==> inputs of run a <==
==> flow/design.v <==
module PE (
	in_a,
	in_b,
	out_c
);
input	[15:0] in_a;  
input	[15:0] in_b;  
output	[9:0] out_c;
wire    [7:0] psum_l0[3:0];  
wire    [8:0] psum_l1[1:0];
assign psum_l0[0] = in_a[ 3: 0] * in_b[ 3: 0];   
assign psum_l0[1] = in_a[ 7: 4] * in_b[ 7: 4];
assign psum_l0[2] = in_a[11: 8] * in_b[11: 8];
assign psum_l0[3] = in_a[15:12] * in_b[15:12];
assign psum_l1[0] = psum_l0[0] + psum_l0[1];     
assign psum_l1[1] = psum_l0[2] + psum_l0[3];
assign out_c = psum_l1[0] + psum_l1[1];          
endmodule
module Bitblade (
	mode,
	in_a,
	in_b,
    out_c
);
input	mode;
input   [63:0] in_a;
input   [63:0] in_b;
output  [17:0] out_c;
wire    [15:0] pe_in_a[3:0];
wire    [15:0] pe_in_b[3:0];
wire    [ 9:0] pe_out_c[3:0];
wire	[31:0] aw, ax, ay, az;
wire	[31:0] bw, bx, by, bz;
assign aw = {in_a[60+4-1:60], in_a[52+4-1:52], in_a[44+4-1:44], in_a[36+4-1:36]};
assign ax = {in_a[56+4-1:56], in_a[48+4-1:48], in_a[40+4-1:40], in_a[32+4-1:32]};
assign ay = {in_a[28+4-1:28], in_a[20+4-1:20], in_a[12+4-1:12], in_a[ 4+4-1: 4]};
assign az = {in_a[24+4-1:24], in_a[16+4-1:16], in_a[ 8+4-1: 8], in_a[ 0+4-1: 0]};
assign bw = {in_b[60+4-1:60], in_b[52+4-1:52], in_b[44+4-1:44], in_b[36+4-1:36]};
assign bx = {in_b[56+4-1:56], in_b[48+4-1:48], in_b[40+4-1:40], in_b[32+4-1:32]};
assign by = {in_b[28+4-1:28], in_b[20+4-1:20], in_b[12+4-1:12], in_b[ 4+4-1: 4]};
assign bz = {in_b[24+4-1:24], in_b[16+4-1:16], in_b[ 8+4-1: 8], in_b[ 0+4-1: 0]};
assign pe_in_a[0] = (mode) ? aw : ay;
assign pe_in_a[1] = (mode) ? ax : az;
assign pe_in_a[2] = ay;
assign pe_in_a[3] = az;
assign pe_in_b[0] = (mode) ? bw : by;
assign pe_in_b[1] = (mode) ? bx : by;
assign pe_in_b[2] = (mode) ? by : bz;
assign pe_in_b[3] = bz;
PE pe0( .in_a(pe_in_a[0]), .in_b(pe_in_b[0]), .out_c(pe_out_c[0]));
PE pe1( .in_a(pe_in_a[1]), .in_b(pe_in_b[1]), .out_c(pe_out_c[1]));
PE pe2( .in_a(pe_in_a[2]), .in_b(pe_in_b[2]), .out_c(pe_out_c[2]));
PE pe3( .in_a(pe_in_a[3]), .in_b(pe_in_b[3]), .out_c(pe_out_c[3]));
assign out_c = (pe_out_c[0] << (mode ? 0 : 8)) + (pe_out_c[1] << (mode ? 0 : 4)) + (pe_out_c[2] << (mode ? 0 : 4)) + (pe_out_c[3] << (mode ? 0 : 0));
endmodule
module Cfu (
  input               cmd_valid,
  output              cmd_ready,
  input      [9:0]    cmd_payload_function_id,
  input      [31:0]   cmd_payload_inputs_0,
  input      [31:0]   cmd_payload_inputs_1,
  output reg          rsp_valid,
  input               rsp_ready,
  output reg [31:0]   rsp_payload_outputs_0,
  input               reset,
  input               clk
);
wire  [2:0] opcode;
wire  is_setting_mode, is_resetting_acc, is_accumlating, is_loading_upper;
reg         mode;  
reg   [31:0] upper_bitblade_in_a;
reg   [31:0] upper_bitblade_in_b;
wire  [63:0] bitblade_in_a;
wire  [63:0] bitblade_in_b;
wire  [31:0] bitblade_out_c;
assign opcode = cmd_payload_function_id[2:0];
assign is_setting_mode =  (cmd_valid) && (opcode == 0);
assign is_resetting_acc = (cmd_valid) && (opcode == 1);
assign is_loading_upper = (cmd_valid) && (opcode == 2);
assign is_accumlating =   (cmd_valid) && (opcode == 3);
always @(posedge clk) begin
  if (reset)
    mode <= 0;  
  else if (is_setting_mode)
    mode <= cmd_payload_function_id[3];
end
assign cmd_ready = ~rsp_valid;
always @(posedge clk) begin
  if (reset)          rsp_valid <= 1'b0;
  else if (rsp_valid) rsp_valid <= ~rsp_ready;   
  else if (cmd_valid) rsp_valid <= 1'b1;         
end
always @(posedge clk) begin
  if (reset)
    rsp_payload_outputs_0 <= 32'b0;
  else if (is_resetting_acc)
    rsp_payload_outputs_0 <= 32'b0;
  else if (is_accumlating)
    rsp_payload_outputs_0 <= rsp_payload_outputs_0 + bitblade_out_c;
end
always @(posedge clk) begin
  if (reset)                  upper_bitblade_in_a <= 0;
  else if (is_loading_upper)  upper_bitblade_in_a <= cmd_payload_inputs_0;
end
always @(posedge clk) begin
  if (reset)                  upper_bitblade_in_b <= 0;
  else if (is_loading_upper)  upper_bitblade_in_b <= cmd_payload_inputs_1;
end
assign bitblade_in_a = {upper_bitblade_in_a, cmd_payload_inputs_0};
assign bitblade_in_b = {upper_bitblade_in_b, cmd_payload_inputs_1};
Bitblade bitblade(
  .mode(mode),
  .in_a(bitblade_in_a),
  .in_b(bitblade_in_b),
  .out_c(bitblade_out_c)
);
endmodule
==> flow/run.sh <==
#!/bin/bash
# the make line also repeats each setting of config.mk as NAME=value (left out here)
make -C /OpenROAD-flow-scripts/flow DESIGN_CONFIG=/design/flow/config.mk WORK_HOME=/design/flow/orfs CLKGATE_MAP_FILE= finish
==> flow/config.mk <==
export PLATFORM = sky130hd
export DESIGN_NAME = Cfu
export DESIGN_NICKNAME = Cfu
export VERILOG_FILES = /design/flow/design.v
export SDC_FILE = /design/flow/constraint.sdc
export NUM_CORES = 4
export LEC_CHECK = 0
export ABC_AREA = 1
export CAP_MARGIN = 20
export CORE_ASPECT_RATIO = 1.4
export CORE_MARGIN = 2
export CORE_UTILIZATION = 68
export CTS_CLUSTER_DIAMETER = 288
export CTS_CLUSTER_SIZE = 99
export PLACE_DENSITY = 0.37
export SETUP_SLACK_MARGIN = -0.39
export SLEW_MARGIN = 20
export TNS_END_PERCENT = 10
==> flow/constraint.sdc <==
create_clock -name core_clock -period 7.47 [get_ports {clk}]
set_input_delay 1.4940 -clock core_clock [delete_from_list [all_inputs] [get_ports {clk}]]
set_output_delay 1.4940 -clock core_clock [all_outputs]
set_load 0.01 [all_outputs]
==> run b (differences from run a) <==
Settings changed: CORE_ASPECT_RATIO 1.4 to 0.5, CTS_CLUSTER_DIAMETER 288 to 182, GPL_ROUTABILITY_DRIVEN set to 0, MAX_ROUTING_LAYER set to met4, PLACE_DENSITY 0.37 to unset, PLACE_DENSITY_LB_ADDON set to 0.3, SETUP_SLACK_MARGIN -0.39 to -1.25, TNS_END_PERCENT 10 to 35.
==> flow/constraint.sdc (replaced) <==
create_clock -name core_clock -period 13.5 [get_ports {clk}]
set_input_delay 2.7000 -clock core_clock [delete_from_list [all_inputs] [get_ports {clk}]]
set_output_delay 2.7000 -clock core_clock [all_outputs]
set_load 0.01 [all_outputs]
==> run c (differences from run a) <==
Settings changed: ABC_AREA 1 to unset, CORE_ASPECT_RATIO 1.4 to unset, CORE_MARGIN 2 to 6, CORE_UTILIZATION 68 to 40, CTS_CLUSTER_DIAMETER 288 to unset, CTS_CLUSTER_SIZE 99 to unset, GPL_ROUTABILITY_DRIVEN set to 0, PLACE_DENSITY 0.37 to unset, SETUP_SLACK_MARGIN -0.39 to 3.81, TNS_END_PERCENT 10 to unset.
==> flow/constraint.sdc (replaced) <==
create_clock -name core_clock -period 13.5 [get_ports {clk}]
set_input_delay 2.7000 -clock core_clock [delete_from_list [all_inputs] [get_ports {clk}]]
set_output_delay 2.7000 -clock core_clock [all_outputs]
set_load 0.01 [all_outputs]
==> run d (differences from run a) <==
Settings changed: CORE_ASPECT_RATIO 1.4 to unset, CORE_UTILIZATION 68 to 72, CTS_CLUSTER_DIAMETER 288 to unset, CTS_CLUSTER_SIZE 99 to 15, HOLD_SLACK_MARGIN set to -0.09, PLACE_DENSITY 0.37 to unset, PLACE_DENSITY_LB_ADDON set to 0.19, SETUP_SLACK_MARGIN -0.39 to unset, TNS_END_PERCENT 10 to 5.
==> flow/constraint.sdc (replaced) <==
create_clock -name core_clock -period 13.1 [get_ports {clk}]
set_input_delay 2.6200 -clock core_clock [delete_from_list [all_inputs] [get_ports {clk}]]
set_output_delay 2.6200 -clock core_clock [all_outputs]
set_load 0.01 [all_outputs]
==> qor summary <==
Crit path largest cell delay: run a -; run b 0.56 ns; run d 0.62 ns; run c 0.58 ns
Core box area: run a 23980 um2; run b 24020 um2; run d 22640 um2; run c 39100 um2
Setup slack of the worst register-to-register path: run a -; run b 1.62 ns; run d 0.85 ns; run c 1.36 ns
CTS tree: run a -; run b yes; run d yes; run c yes
Total cells reported by yosys after synthesis: run a 2309; run b 2309; run d 2309; run c 1809
Worst Hold End: run a -; run b upper_bitblade_in_b[9]$_SDFFE_PP0P_; run d upper_bitblade_in_a[10]$_SDFFE_PP0P_; run c rsp_payload_outputs_0[0]$_SDFFE_PP0P_
FF+latch area: run a -; run b 1966 um2; run d 1966 um2; run c 1966 um2
Estimated wirelength of the detail-placed design: run a 46820 um; run b 37240 um; run d 39520 um; run c 40640 um
Run status: run a stopped before the end; run b no timing/DRC/antenna violations; run d complete, but fails checks; run c no timing/DRC/antenna violations
Failing step: run a 5_1_grt; run b -; run d -; run c -
Violated checks: run a -; run b -; run d setup timing; run c -
Number of nets in the layout: run a -; run b 2957; run d 3029; run c 2645
Tally of filler cells in the layout: run a -; run b 1741; run d 1199; run c 3533
Crit start category: run a -; run b primary input; run d primary input; run c primary input
Routed vias/inst: run a -; run b 5.451; run d 5.893; run c 5.348
Start-to-end type of the worst setup path: run a -; run b primary input to flop; run d primary input to flop; run c primary input to flop

---

==> 01-08 <==
Starts from the design.v that is shown in full above.
Settings: LEC_CHECK=0, ABC_AREA=1, CAP_MARGIN=20, CORE_ASPECT_RATIO=1.77, CORE_MARGIN=2, CORE_UTILIZATION=50, CTS_CLUSTER_DIAMETER=54, CTS_CLUSTER_SIZE=15, MAX_ROUTING_LAYER=met4, SETUP_SLACK_MARGIN=-1.25, SLEW_MARGIN=20, TNS_END_PERCENT=5; clock period 13.5 ns.
run.sh (not shown) runs the stock make flow with config.mk's settings and CLKGATE_MAP_FILE=.
==> inputs of 03-04, as changes to 01-08 <==
==> flow/config.mk (replaced) <==
export PLATFORM = sky130hd
export DESIGN_NAME = Cfu
export DESIGN_NICKNAME = Cfu
export VERILOG_FILES = /design/flow/design.v
export SDC_FILE = /design/flow/constraint.sdc
export NUM_CORES = 4
export LEC_CHECK = 0
export CAP_MARGIN = 20
export CORE_MARGIN = 2
export CORE_UTILIZATION = 71
export CTS_CLUSTER_SIZE = 36
export SLEW_MARGIN = 20
==> flow/constraint.sdc (replaced) <==
create_clock -name core_clock -period 12.7 [get_ports {clk}]
set_input_delay 2.5400 -clock core_clock [delete_from_list [all_inputs] [get_ports {clk}]]
set_output_delay 2.5400 -clock core_clock [all_outputs]
set_load 0.01 [all_outputs]
==> notes <==
In 03-04 the synthesized cell count is smaller than in 01-08, by 22%.
Against 01-08, the area after synthesis of 03-04 is smaller by about 3.6%.
03-04 failed in 5_1_grt (GRT-0232). 01-08 ran to the end with violations: setup timing.
Die size: 03-04 is lower than 01-08 (32%).
